== the previous run ==
// LearningMachine
module LearningMachine(input clk,rst, start, input [6:0] x1Data,x2Data, input [1:0] tData, output[1:0] signYin, output[13:0] w1,w2,b,Yin,output ReadEn, Ready);
For scale: roughly 1200 cells after synthesis, about 9200 sq um of cells after synthesis.
==> flow/config.mk <==
export PLATFORM = sky130hd
export DESIGN_NAME = LearningMachine
export DESIGN_NICKNAME = LearningMachine
export VERILOG_FILES = /design/flow/design.v
export SDC_FILE = /design/flow/constraint.sdc
export NUM_CORES = 4
export LEC_CHECK = 0
export ABC_AREA = 1
export CAP_MARGIN = 20
export CORE_MARGIN = 2
export CORE_UTILIZATION = 65
export SLEW_MARGIN = 20
export TNS_END_PERCENT = 15
==> flow/constraint.sdc <==
create_clock -name core_clock -period 7.63 [get_ports {clk}]
set_input_delay 1.5260 -clock core_clock [delete_from_list [all_inputs] [get_ports {clk}]]
set_output_delay 1.5260 -clock core_clock [all_outputs]
set_load 0.01 [all_outputs]
run.sh (not shown) runs the stock make flow with config.mk's settings and CLKGATE_MAP_FILE=.
Although it ran to completion, the previous run produced a layout that fails the final checks because of negative setup slack.
Edits applied to the flow inputs when going from the previous run to the current run:
Settings: an added CTS_CLUSTER_DIAMETER of 400; a change of CORE_UTILIZATION from 65 to 72; a deleted TNS_END_PERCENT that had been 15; an added CTS_CLUSTER_SIZE of 100; a change of the clock period (ns, I/O delays scaled along) from 7.63 to 7.2.
## What came out
The current run: it failed with a tool error in global routing, so there are no final results. As far as proportion of register bits with asynchronous set or reset after synthesis goes, the current run and the previous run are indistinguishable; the numbers are identical. Relative to the previous run, count of cells resized by post-cts repair has gone up in the current run. In terms of cell area after technology mapping, the previous run and the current run differ only marginally. Area of the die down 1400 sq um in the current run wrt the previous run. Of the previous run and the current run, the higher total placed cells including tap cells belongs to the current run. Any difference in placer's final routability congestion estimate between the previous run and the current run is small enough to ignore. Placed standard-cell area went up by a few percent going from the previous run to the current run. Per the comparison of the current run with the previous run, XOR/XNOR share of the synthesized area did not really move; core utilization at floorplan +6.9 points; number of rows in the core area shows a reduction of 4.7%. The previous run -> the current run: horizontal extent of the die decreased by a few percent.

lane 1:
Starting RTL as in the previous note.
// LearningMachine
module LearningMachine(input clk,rst, start, input [6:0] x1Data,x2Data, input [1:0] tData, output[1:0] signYin, output[13:0] w1,w2,b,Yin,output ReadEn, Ready);
Settings: LEC_CHECK=0, CAP_MARGIN=0, CELL_PAD_IN_SITES_DETAIL_PLACEMENT=1, CORE_ASPECT_RATIO=1.47, CORE_MARGIN=5, CORE_UTILIZATION=40, CTS_CLUSTER_SIZE=48, GPL_ROUTABILITY_DRIVEN=0, HOLD_SLACK_MARGIN=0.15, MAX_ROUTING_LAYER=met4, MIN_ROUTING_LAYER=met2, SLEW_MARGIN=30; clock period 13.0 ns.
#### Input delta (lane 2 over lane 1)
- a deleted HOLD_SLACK_MARGIN that had been 0.15
- a deleted MAX_ROUTING_LAYER that had been met4
- a deleted GPL_ROUTABILITY_DRIVEN that had been 0
- a change of SLEW_MARGIN from 30 to 20
- a deleted CORE_ASPECT_RATIO that had been 1.47
- a change of CORE_MARGIN from 5 to 2
- a change of CAP_MARGIN from 0 to 20
- a deleted MIN_ROUTING_LAYER that had been met2
- a deleted CTS_CLUSTER_SIZE that had been 48
- a deleted CELL_PAD_IN_SITES_DETAIL_PLACEMENT that had been 1
- a change of the clock period (ns, I/O delays scaled along) from 13.0 to 5.92
## What came out
Compare lane 2 and lane 1 | vertical die dimension lower: lane 2
Lane 2 — area growth from synthesis to layout 32 points higher, lane 1 as reference
On global routing usage on met3, the higher figure sits with lane 1, not lane 2.
Origin of the worst setup path = controller.ps[3]$_DFF_PP0_: lane 1; origin of the worst setup path = controller.ps[1]$_DFF_PP0_: lane 2
Compared with lane 1, lane 2 shows per-cell routed wire length that has gone down by more than 10%.
Lane 2 finished all stages; layout check result: FAIL, due to setup timing.
Wire: lane 2 routes less than lane 1
Between lane 1 and lane 2, multi-input combinational cell area increased.
Sequential cell count across lane 2 and lane 1: no real change.
Setup changes, lane 2 to lane 3
- CORE_UTILIZATION now 70, was 40
- CTS_CLUSTER_SIZE now 32, previously not set
- the clock period (ns, I/O delays scaled along) now 7.66, was 5.92
## What came out
Lane 3 ended up with fewer standard cells than lane 2. Status lane 3: flow complete, layout not clean - setup timing. Final hold slack delta (lane 3 -> lane 2): insignificant. The met3 wirelength from detailed routing of lane 3 is higher than that of lane 2. Lane 2 → lane 3: sum of met2 wire segment lengths after detailed routing +about 18%. Compared with lane 2, lane 3 shows a higher delay of the slowest critical-path stage. Lane 2 has lower sequential share of layout area than lane 3. Re count of TritonRoute iterations in the first routing pass: lane 3 and lane 2 aren't equal, and the higher value belongs to lane 3. Cmp lane 3 vs lane 2: register-to-register slack higher in lane 3.

run 1:
LearningMachine again, from the RTL that the note above started with.
clock: 13.0 ns
lec_check: 0
abc_area: 1
cap_margin: 0
cell_pad_in_sites_detail_placement: 1
core_aspect_ratio: 1.47
core_margin: 5
core_utilization: 40
cts_cluster_size: 48
gpl_routability_driven: 0
gpl_timing_driven: 0
hold_slack_margin: 0.15
max_routing_layer: met5
min_routing_layer: met2
slew_margin: 30
Run 1 finished all stages; the layout is clean.
--- input diff run 1..run 2 ---
- ABC_AREA no longer set, was 1
- GPL_ROUTABILITY_DRIVEN now 1, was 0
- CELL_PAD_IN_SITES_DETAIL_PLACEMENT no longer set, was 1
- CAP_MARGIN now 20, was 0
- CORE_ASPECT_RATIO now 0.67, was 1.47
- MAX_ROUTING_LAYER no longer set, was met5
- GPL_TIMING_DRIVEN no longer set, was 0
- CTS_CLUSTER_SIZE no longer set, was 48
- HOLD_SLACK_MARGIN no longer set, was 0.15
- SLEW_MARGIN now 5, was 30
- CORE_MARGIN now 9, was 5
- the clock period (ns, I/O delays scaled along) now 12.0, was 13.0
--- outcome ---
- The number of cells in the finished layout apart from fillers in run 2 sits about 16% below the value recorded for run 1.
- Per the comparison of run 2 with run 1, minimum clock period lower; total routing usage reported by global routing moved down; net count entering floorplan dropped 215; routed wire length went down; HPWL after detailed placement down 18%.
- Run 2 vs. run 1: number of non-clock buffers in the layout now sits lower, maximum number of pins on one net before global-route repair saw a decrease.
#### Input delta (run 3 over run 2)
- SLEW_MARGIN changed from 5 to 20
- MIN_ROUTING_LAYER removed (was met2)
- CORE_ASPECT_RATIO removed (was 0.67)
- SETUP_SLACK_MARGIN newly set to -1.14
- CTS_CLUSTER_SIZE newly set to 99
- CTS_CLUSTER_DIAMETER newly set to 371
- GPL_ROUTABILITY_DRIVEN removed (was 1)
==> results <==
Run 2: PASS, flow complete, no timing, DRC or antenna violations
Run 3 completed end to end with timing, DRC and antenna clean.
The timing startpoint of the critical path comes out controller.ps[1] in one run and controller.ps[3] in the other, namely in run 3 and run 2 respectively.
From run 2 to run 3 the numbers moved as follows: fraction of met3 tracks used by global routing now sits lower; setup slack after layout now sits higher; design area now sits lower.
From run 2 to run 3 the numbers moved as follows: total instance count after detailed placement now smaller, sum of routed wire length over all layers now smaller.
Delta (run 3 minus run 2): detail-routed via count per cell saw a decrease.
